// DT
module DT(
        input                   clk,
        input                   reset,
        output                  done,
        output                  sti_rd,
        output  [9:0]           sti_addr,
        input   [15:0]          sti_di,
        output                  res_wr,
        output                  res_rd,
        output  reg [13:0]      res_addr,
        output  reg [7:0]       res_do,
        input   [7:0]           res_di
        );
Size in the first run: roughly 62 I/O pins.
==> flow/config.mk <==
export PLATFORM = sky130hd
export DESIGN_NAME = DT
export DESIGN_NICKNAME = DT
export VERILOG_FILES = /design/flow/design.v
export SDC_FILE = /design/flow/constraint.sdc
export NUM_CORES = 4
export LEC_CHECK = 0
export ABC_AREA = 0
export CAP_MARGIN = 0
export CORE_MARGIN = 7
export CORE_UTILIZATION = 40
export CTS_CLUSTER_DIAMETER = 63
export CTS_CLUSTER_SIZE = 24
export GPL_ROUTABILITY_DRIVEN = 0
export MAX_ROUTING_LAYER = met4
export PLACE_DENSITY = 0.41
export SLEW_MARGIN = 20
==> flow/constraint.sdc <==
create_clock -name core_clock -period 8.03 [get_ports {clk}]
set_input_delay 1.6060 -clock core_clock [delete_from_list [all_inputs] [get_ports {clk}]]
set_output_delay 1.6060 -clock core_clock [all_outputs]
set_load 0.01 [all_outputs]
run.sh (not shown) runs the stock make flow with config.mk's settings and CLKGATE_MAP_FILE=.
The starting point completed with no timing, DRC or antenna violations.
Next try:
==> flow/config.mk (replaced) <==
export PLATFORM = sky130hd
export DESIGN_NAME = DT
export DESIGN_NICKNAME = DT
export VERILOG_FILES = /design/flow/design.v
export SDC_FILE = /design/flow/constraint.sdc
export NUM_CORES = 4
export LEC_CHECK = 0
export CAP_MARGIN = 20
export CORE_MARGIN = 2
export CORE_UTILIZATION = 21
export SLEW_MARGIN = 20
==> flow/constraint.sdc (replaced) <==
create_clock -name core_clock -period 8.62 [get_ports {clk}]
set_input_delay 1.7240 -clock core_clock [delete_from_list [all_inputs] [get_ports {clk}]]
set_output_delay 1.7240 -clock core_clock [all_outputs]
set_load 0.01 [all_outputs]
- setup slack improves by 0.15 ns
- count of clock-buffer cells in the layout rises by 2
- hold slack improves by 0.0062 ns
- via count rises by 3.5%
- critical path depth rises by 1
- non-clock buffer count falls by 10
Next try:
--- a/flow/config.mk
+++ b/flow/config.mk
@@ -10 +10,2 @@
-export CORE_UTILIZATION = 21
+export CORE_UTILIZATION = 66
+export SETUP_SLACK_MARGIN = 1.6
==> flow/constraint.sdc (replaced) <==
create_clock -name core_clock -period 6.23 [get_ports {clk}]
set_input_delay 1.2460 -clock core_clock [delete_from_list [all_inputs] [get_ports {clk}]]
set_output_delay 1.2460 -clock core_clock [all_outputs]
set_load 0.01 [all_outputs]
The changed run ran to the end with violations: setup timing.
Design area rises by 4.7%.
First-iteration DRC count rises by 39%.
Utilization rises by 59 points.
Wire length rises by 5.3%.
Via count rises by 10%.
Setup slack got worse by 1.4 ns.
Sequential share of layout area falls by 1.1 points.
Hold slack stays flat.
Next try:
--- a/flow/config.mk
+++ b/flow/config.mk
@@ -10,2 +10 @@
-export CORE_UTILIZATION = 66
-export SETUP_SLACK_MARGIN = 1.6
+export CORE_UTILIZATION = 40
==> flow/constraint.sdc (replaced) <==
create_clock -name core_clock -period 9.0 [get_ports {clk}]
set_input_delay 1.8000 -clock core_clock [delete_from_list [all_inputs] [get_ports {clk}]]
set_output_delay 1.8000 -clock core_clock [all_outputs]
set_load 0.01 [all_outputs]
=> Now the flow completed without violations; hold slack is better by 0.0051 ns; power is lower by 34%; wire length is lower by 13%; area after synthesis is unchanged; global-route usage is lower by 14 points; clock power is lower by 32%; final cell count is higher by 1.5%; sequential power is lower by 31%; via count is lower by 11%; non-clock buffer count is lower by 96.

---

run A:
DT again, from the RTL that the note above started with.
export LEC_CHECK = 0
export ABC_AREA = 1
export CAP_MARGIN = 35
export CELL_PAD_IN_SITES_GLOBAL_PLACEMENT = 0
export CORE_MARGIN = 3
export CORE_UTILIZATION = 59
export GPL_TIMING_DRIVEN = 1
export HOLD_SLACK_MARGIN = -0.09
export MAX_ROUTING_LAYER = met5
export PLACE_DENSITY = 0.67
export SETUP_SLACK_MARGIN = -0.52
export SLEW_MARGIN = 10
export TNS_END_PERCENT = 20
create_clock -name core_clock -period 5.28 [get_ports {clk}]
Complete run, failing final checks: run A, reason setup timing.
The following lists how run B was set up differently from run A:
# run A
export LEC_CHECK = 0
export ABC_AREA = 1
export CAP_MARGIN = 35
export CELL_PAD_IN_SITES_GLOBAL_PLACEMENT = 0
export CORE_MARGIN = 3
export CORE_UTILIZATION = 59
export GPL_TIMING_DRIVEN = 1
export HOLD_SLACK_MARGIN = -0.09
export MAX_ROUTING_LAYER = met5
export PLACE_DENSITY = 0.67
export SETUP_SLACK_MARGIN = -0.52
export SLEW_MARGIN = 10
export TNS_END_PERCENT = 20
create_clock -name core_clock -period 5.28 [get_ports {clk}]
# run B
export LEC_CHECK = 0
export ABC_AREA = 1
export CAP_MARGIN = 20
export CORE_MARGIN = 2
export CORE_UTILIZATION = 66
export CTS_CLUSTER_DIAMETER = 213
export SLEW_MARGIN = 20
create_clock -name core_clock -period 7.13 [get_ports {clk}]
Results
- Across run A and run B, a clean result was obtained everywhere but in run A.
- Across both runs, clock-cell share of area was lower for run B than for run A.
- Run B gives less number of non-clock buffers in the layout than run A did.
- Sort run A and run B by part of the total power dissipated in sequential elements, descending, and run B comes first.
- Going from run A to run B, post-route setup TNS now sits higher; first-pass GRT wire length now sits lower; chip area now sits lower.
- On met1 routed wirelength after detailed routing: between run A and run B, it ends up higher for run A.
- Setup slack: run B more than run A
- Relative to run A, the number of clock buffers in the layout of run B is lower by 6.
- | power density over the cells | lower: run B |
- Looking at end point of the critical path, the res_do[7] result is from run A; the res_do[1] one comes from run B.
- Cell count: run B lower than run A
The following lists how run C was set up differently from run B:
# run B
export LEC_CHECK = 0
export ABC_AREA = 1
export CAP_MARGIN = 20
export CORE_MARGIN = 2
export CORE_UTILIZATION = 66
export CTS_CLUSTER_DIAMETER = 213
export SLEW_MARGIN = 20
create_clock -name core_clock -period 7.13 [get_ports {clk}]
# run C
export LEC_CHECK = 0
export ABC_AREA = 1
export CAP_MARGIN = 20
export CORE_MARGIN = 2
export CORE_UTILIZATION = 72
export CTS_CLUSTER_SIZE = 24
export PLACE_DENSITY = 0.37
export SETUP_SLACK_MARGIN = 0.79
export SLEW_MARGIN = 20
create_clock -name core_clock -period 7.13 [get_ports {clk}]
--- outcome ---
- Run B: PASS, flow complete, no timing, DRC or antenna violations
- What ended run C was a tool error in 5_1_grt; the run never finished.
- Compared with run B, run C shows a floorplan die width that is about 4% lower.
- Die area, run B and run C: lower on run C
- Measured against each other, run B and run C differ in global placer's final weighted congestion, the higher figure coming from run B.
- Changes observed in run C relative to run B: buffers inserted during post-CTS setup optimization +22, sequential element share of the synthesized area ~0 delta, CTS buffer count ~0 delta, instance area after placement ~0 delta, number of synthesized flops with an enable pin ~0 delta.
- Run C against run B; vertical die dimension is down by a few percent.
- The floorplan-stage core utilization of run C is higher than that of run B.
- On detailed placer's ending HPWL, run B tracks run C almost exactly.
Setup changes, run C to run D
# run C
export LEC_CHECK = 0
export ABC_AREA = 1
export CAP_MARGIN = 20
export CORE_MARGIN = 2
export CORE_UTILIZATION = 72
export CTS_CLUSTER_SIZE = 24
export PLACE_DENSITY = 0.37
export SETUP_SLACK_MARGIN = 0.79
export SLEW_MARGIN = 20
create_clock -name core_clock -period 7.13 [get_ports {clk}]
# run D
export LEC_CHECK = 0
export CAP_MARGIN = 20
export CORE_MARGIN = 2
export CORE_UTILIZATION = 63
export SLEW_MARGIN = 20
export TNS_END_PERCENT = 5
create_clock -name core_clock -period 7.26 [get_ports {clk}]
### Flow results
Run D finished all stages; layout check result: FAIL, due to setup timing. Post-synth area from yosys stat came out lower on run D than on run C. On sum of net half-perimeters after detailed placement: between run C and run D, it ends up lower for run D. As of run D, area of the core had risen by a little under 10% compared to run C. Run D vs. run C: number of instances in the synthesized netlist went down by 381. In run D the multiplexer area fraction after synthesis turned out 4.6 points higher than in run C. Going from run C to run D, post-cts gate resize count shrinks by 90. In the floorplan summary, run D is listed with a die area greater than that of run C. Sequential-to-total area share from yosys stat: run C and run D compared, higher one is run D.
The inputs of run E differ from those of run D as listed below.
# run D
export LEC_CHECK = 0
export CAP_MARGIN = 20
export CORE_MARGIN = 2
export CORE_UTILIZATION = 63
export SLEW_MARGIN = 20
export TNS_END_PERCENT = 5
create_clock -name core_clock -period 7.26 [get_ports {clk}]
# run E
export LEC_CHECK = 0
export CAP_MARGIN = 20
export CORE_MARGIN = 2
export CORE_UTILIZATION = 58
export SETUP_SLACK_MARGIN = 1.27
export SLEW_MARGIN = 20
create_clock -name core_clock -period 6.21 [get_ports {clk}]
Notes after the runs:
In run E the implementation ran to completion but is not tape-out ready, as the final checks report setup timing. Number of non-clock buffers for run E: 63 up relative to run D. Where wire length is concerned, run D is better than run E. Run D has a lower leakage power figure than run E. Run E vs run D: share of total power in sequential cells down in run E. Number of well taps (higher): run E. Comparing run E and run D, number of vias in the routed layout is lower on run D. Run D has a lower post-route total power than run E. Going from run D to run E, the die area was enlarged.
Power and IR drop assume default switching activity.
